== lane 1 ==
==> flow/design.v (excerpt) <==
module cmplx_mult(
input logic clk,
input logic [10-1:0] switches,
output logic [8-1:0] LED,
output logic [6:0] HEX0,
output logic [6:0] HEX1,
output logic [6:0] HEX2,
output logic [6:0] HEX3,
output logic [6:0] HEX4,
output logic [6:0] HEX5,
output logic [6:0] HEX6,
output logic [6:0] HEX7);
For scale: about 75 I/O pins, ~16000 sq um of cells after synthesis.
Settings: LEC_CHECK=0, ABC_AREA=0, CAP_MARGIN=20, CORE_MARGIN=2, CORE_UTILIZATION=72, CTS_CLUSTER_DIAMETER=359, CTS_CLUSTER_SIZE=15, PLACE_DENSITY_LB_ADDON=0.05, SETUP_SLACK_MARGIN=-0.4, SLEW_MARGIN=20; clock period 8.24 ns.
run.sh (not shown) runs the stock make flow with config.mk's settings and CLKGATE_MAP_FILE=.
FAIL lane 1 @ clock tree synthesis (4_1_cts): tool exited with error
Relative to lane 1, the following input files were edited for lane 2:
- clearing PLACE_DENSITY_LB_ADDON, which used to be 0.05
- swapping 0 for 1 in ABC_AREA
- clearing SETUP_SLACK_MARGIN, which used to be -0.4
- swapping 15 for 42 in CTS_CLUSTER_SIZE
- swapping 359 for 94 in CTS_CLUSTER_DIAMETER
- swapping 8.24 for 13.3 in the clock period (ns, I/O delays scaled along)
==> results <==
Seen in the log of lane 2: GRT-0232 during global routing (5_1_grt), after which the run never completed. The post-synthesis cell count from yosys in lane 1 is 0.77 times that in lane 2. In lane 2, the height of the die came out 2.5% above the value in lane 1. Initial standard-cell utilization of the core was lower in the run labelled lane 2. Lane 2 vs. lane 1: chip area in the Yosys report went up by 830 sq um. The lower die area of lane 2 and lane 1 is in lane 1. Row count of standard-cell rows: lane 2 higher / lane 1 lower. Reported for lane 2 and lane 1, number of buffers inserted by port buffering turned out identical to the last digit.

* * *

Starting RTL as in the previous note.
export LEC_CHECK = 0
export ABC_AREA = 1
export CAP_MARGIN = 25
export CELL_PAD_IN_SITES_GLOBAL_PLACEMENT = 1
export CORE_ASPECT_RATIO = 1.37
export CORE_MARGIN = 10
export CORE_UTILIZATION = 38
export CTS_CLUSTER_SIZE = 44
export GPL_TIMING_DRIVEN = 1
export MAX_ROUTING_LAYER = met5
export MIN_ROUTING_LAYER = met2
export PLACE_DENSITY_LB_ADDON = 0.29
export SETUP_SLACK_MARGIN = 0.42
export SLEW_MARGIN = 20
export TNS_END_PERCENT = 5
create_clock -name core_clock -period 18.8 [get_ports {clk}]
The starting point finished clean.
Edit:
Settings changed: CAP_MARGIN 25 to 15, CELL_PAD_IN_SITES_DETAIL_PLACEMENT from default to 1, CORE_ASPECT_RATIO 1.37 to default, CORE_MARGIN 10 to 5, CORE_UTILIZATION 38 to 53, CTS_CLUSTER_SIZE 44 to default, MIN_ROUTING_LAYER met2 to default, PLACE_DENSITY from default to 0.6, PLACE_DENSITY_LB_ADDON 0.29 to default, SETUP_SLACK_MARGIN 0.42 to default, TNS_END_PERCENT 5 to default.
Clock period 18.8 ns to 10.9 ns, I/O delays scaled along.
This time the run never finished: it broke off in detailed placement (3_5_place_dp).
Die size falls by a quarter to a third.
Synthesized cell count does not change.
Area after synthesis does not change.
Edit:
Settings changed: ABC_AREA 1 to default, GPL_TIMING_DRIVEN 1 to 0, MAX_ROUTING_LAYER met5 to met4.
- The new run ran to the end with violations: negative setup slack
- area after synthesis falls by about 5%
- die size shrinks by about 4.7%
- synthesized cell count goes down by 23%
Edit:
Settings changed: CAP_MARGIN 15 to 20, CELL_PAD_IN_SITES_GLOBAL_PLACEMENT 1 to default, CORE_MARGIN 5 to 2, CORE_UTILIZATION 53 to 40, GPL_TIMING_DRIVEN 0 to default, MAX_ROUTING_LAYER met4 to default, PLACE_DENSITY 0.6 to default, SLEW_MARGIN 20 to 0.
Clock period 10.9 ns to 20.0 ns, I/O delays scaled along.
Effect: The changed run went through all stages and came out clean. Utilization came out lower by 25 points. Clock-buffer cell count does not change. Worst hold slack got worse by 0.083 ns. Final cell count went down by 4.6%. Setup slack gets better by 5.7 ns. Sequential cell count does not change. Die area climbs by 23%.
Edit:
Settings changed: ABC_AREA from default to 0, CELL_PAD_IN_SITES_DETAIL_PLACEMENT 1 to default, CORE_UTILIZATION 40 to 19, CTS_CLUSTER_DIAMETER from default to 391, CTS_CLUSTER_SIZE from default to 99, PLACE_DENSITY from default to 0.89, SLEW_MARGIN 0 to 10, TNS_END_PERCENT from default to 5.
Effect: Non-clock buffer count decreases by 1. Final area increases by a few percent. Worst hold slack got worse by 0.0030 ns. Via count increases slightly. Setup slack got worse by 0.13 ns. Die size increases by well over a third.
Edit:
Settings changed: ABC_AREA 0 to 1, CORE_UTILIZATION 19 to 63, PLACE_DENSITY 0.89 to 0.42, TNS_END_PERCENT 5 to 25.
The changed run finished clean. Utilization came out higher by 47 points. Final area shrinks slightly. Maximum frequency grows by a little under a tenth. Via count climbs by roughly a tenth. Count of clock-buffer cells in the layout stays the same.

* * *

Starting RTL as in the previous note.
==> flow/config.mk <==
export PLATFORM = sky130hd
export DESIGN_NAME = cmplx_mult
export DESIGN_NICKNAME = cmplx_mult
export VERILOG_FILES = /design/flow/design.v
export SDC_FILE = /design/flow/constraint.sdc
export NUM_CORES = 4
export LEC_CHECK = 0
export ABC_AREA = 1
export CAP_MARGIN = 15
export CELL_PAD_IN_SITES_DETAIL_PLACEMENT = 1
export CELL_PAD_IN_SITES_GLOBAL_PLACEMENT = 1
export CORE_ASPECT_RATIO = 1.36
export CORE_MARGIN = 5
export CORE_UTILIZATION = 53
export GPL_TIMING_DRIVEN = 1
export HOLD_SLACK_MARGIN = 0.21
export MAX_ROUTING_LAYER = met5
export MIN_ROUTING_LAYER = met2
export PLACE_DENSITY = 0.6
export SETUP_SLACK_MARGIN = -1.01
export SLEW_MARGIN = 5
==> flow/constraint.sdc <==
create_clock -name core_clock -period 10.9 [get_ports {clk}]
set_input_delay 2.1800 -clock core_clock [delete_from_list [all_inputs] [get_ports {clk}]]
set_output_delay 2.1800 -clock core_clock [all_outputs]
set_load 0.01 [all_outputs]
The first run ended with an error in clock tree synthesis (4_1_cts) (DPL-0033).
Then changed:
ABC_AREA = unset   (was 1)
CAP_MARGIN = 20   (was 15)
CELL_PAD_IN_SITES_DETAIL_PLACEMENT = unset   (was 1)
CELL_PAD_IN_SITES_GLOBAL_PLACEMENT = unset   (was 1)
CORE_ASPECT_RATIO = unset   (was 1.36)
CORE_MARGIN = 2   (was 5)
CORE_UTILIZATION = 58   (was 53)
GPL_TIMING_DRIVEN = unset   (was 1)
HOLD_SLACK_MARGIN = unset   (was 0.21)
MAX_ROUTING_LAYER = unset   (was met5)
MIN_ROUTING_LAYER = unset   (was met2)
SETUP_SLACK_MARGIN = unset   (was -1.01)
SLEW_MARGIN = 20   (was 5)
clock period = 11.1 ns   (was 10.9 ns; I/O delays follow)
Outcome: The changed run finished but fails on negative setup slack; synthesized cell count falls by about 23%; synthesized area falls by 4.9%; die area falls by about 18%.

* * *

== main ==
Starting RTL as in the previous note.
clock: 10.9 ns
lec_check: 0
abc_area: 1
cap_margin: 15
cell_pad_in_sites_detail_placement: 1
cell_pad_in_sites_global_placement: 1
core_margin: 5
core_utilization: 53
gpl_timing_driven: 1
hold_slack_margin: 0.21
max_routing_layer: met5
min_routing_layer: met2
place_density: 0.6
setup_slack_margin: -1.01
slew_margin: 20
clock tree synthesis: main exited with error
Input-level comparison between the feature branch and main:
Settings: ABC_AREA: 1 -> unset; MAX_ROUTING_LAYER: met5 -> unset; SETUP_SLACK_MARGIN: -1.01 -> unset; MIN_ROUTING_LAYER: met2 -> unset; CORE_UTILIZATION: 53 -> 40; CELL_PAD_IN_SITES_GLOBAL_PLACEMENT: 1 -> unset; CELL_PAD_IN_SITES_DETAIL_PLACEMENT: 1 -> unset; CAP_MARGIN: 15 -> 20; HOLD_SLACK_MARGIN: 0.21 -> unset; CORE_MARGIN: 5 -> 2; GPL_TIMING_DRIVEN: 1 -> unset; the clock period (ns, I/O delays scaled along): 10.9 -> 18.8.
## What came out
The flow did not stop early for the feature branch: all stages ran, and the layout cleared the timing, design-rule and antenna checks.
On post-synthesis share of cell area spent on and-or and or-and gates, the higher figure sits with the feature branch, not main.
Going from main to the feature branch, the die area was enlarged.
Looking at simple-gate share of the synthesized area, the feature branch sits 5.6 points below main.
Synthesized cell count of the feature branch falls short of that of main by more than 10%.
Final weighted congestion in routability-driven placement for the feature branch: about 11% down relative to main

* * *

cmplx_mult again, from the RTL that the note above started with.
clock: 15.7 ns
lec_check: 0
cap_margin: 20
core_margin: 2
core_utilization: 38
cts_cluster_size: 41
gpl_timing_driven: 1
max_routing_layer: met4
place_density: 0.64
setup_slack_margin: 4.69
slew_margin: 20
Edit:
- CORE_UTILIZATION: 38 -> 25
- CTS_CLUSTER_SIZE: 41 -> not set
- GPL_TIMING_DRIVEN: 1 -> not set
- MAX_ROUTING_LAYER: met4 -> not set
- PLACE_DENSITY: 0.64 -> 0.6
- SETUP_SLACK_MARGIN: 4.69 -> not set
- clock period: 15.7 -> 18.8 ns (I/O delays scaled with it)
What happened: The changed run finished with timing, DRC and antenna clean. Setup slack gets better by 0.28 ns. Via count fell by 6.9%.
Edit:
- CORE_UTILIZATION: 25 -> 14
- clock period: 18.8 -> 28.5 ns (I/O delays scaled with it)
Outcome:
- utilization goes down by 13 points
- first-iteration DRC count came out lower by a quarter to a third
- cell area came out higher slightly
- synthesized area stays the same
Edit:
- CORE_UTILIZATION: 14 -> 72
- PLACE_DENSITY: 0.6 -> 0.66
- clock period: 28.5 -> 14.4 ns (I/O delays scaled with it)
The changed run aborted during global routing (GRT-0232); area after synthesis stays the same; synthesized cell count is unchanged; die area drops by 80%.
Edit:
- CTS_CLUSTER_SIZE: not set -> 15
- PLACE_DENSITY: 0.66 -> not set
- PLACE_DENSITY_LB_ADDON: not set -> 0.05
- SETUP_SLACK_MARGIN: not set -> 2.36
- clock period: 14.4 -> 8.24 ns (I/O delays scaled with it)
Result: The changed run never finished: it broke off in clock tree synthesis. Die size stays the same. Synthesized cell count does not change. Synthesized area is unchanged.
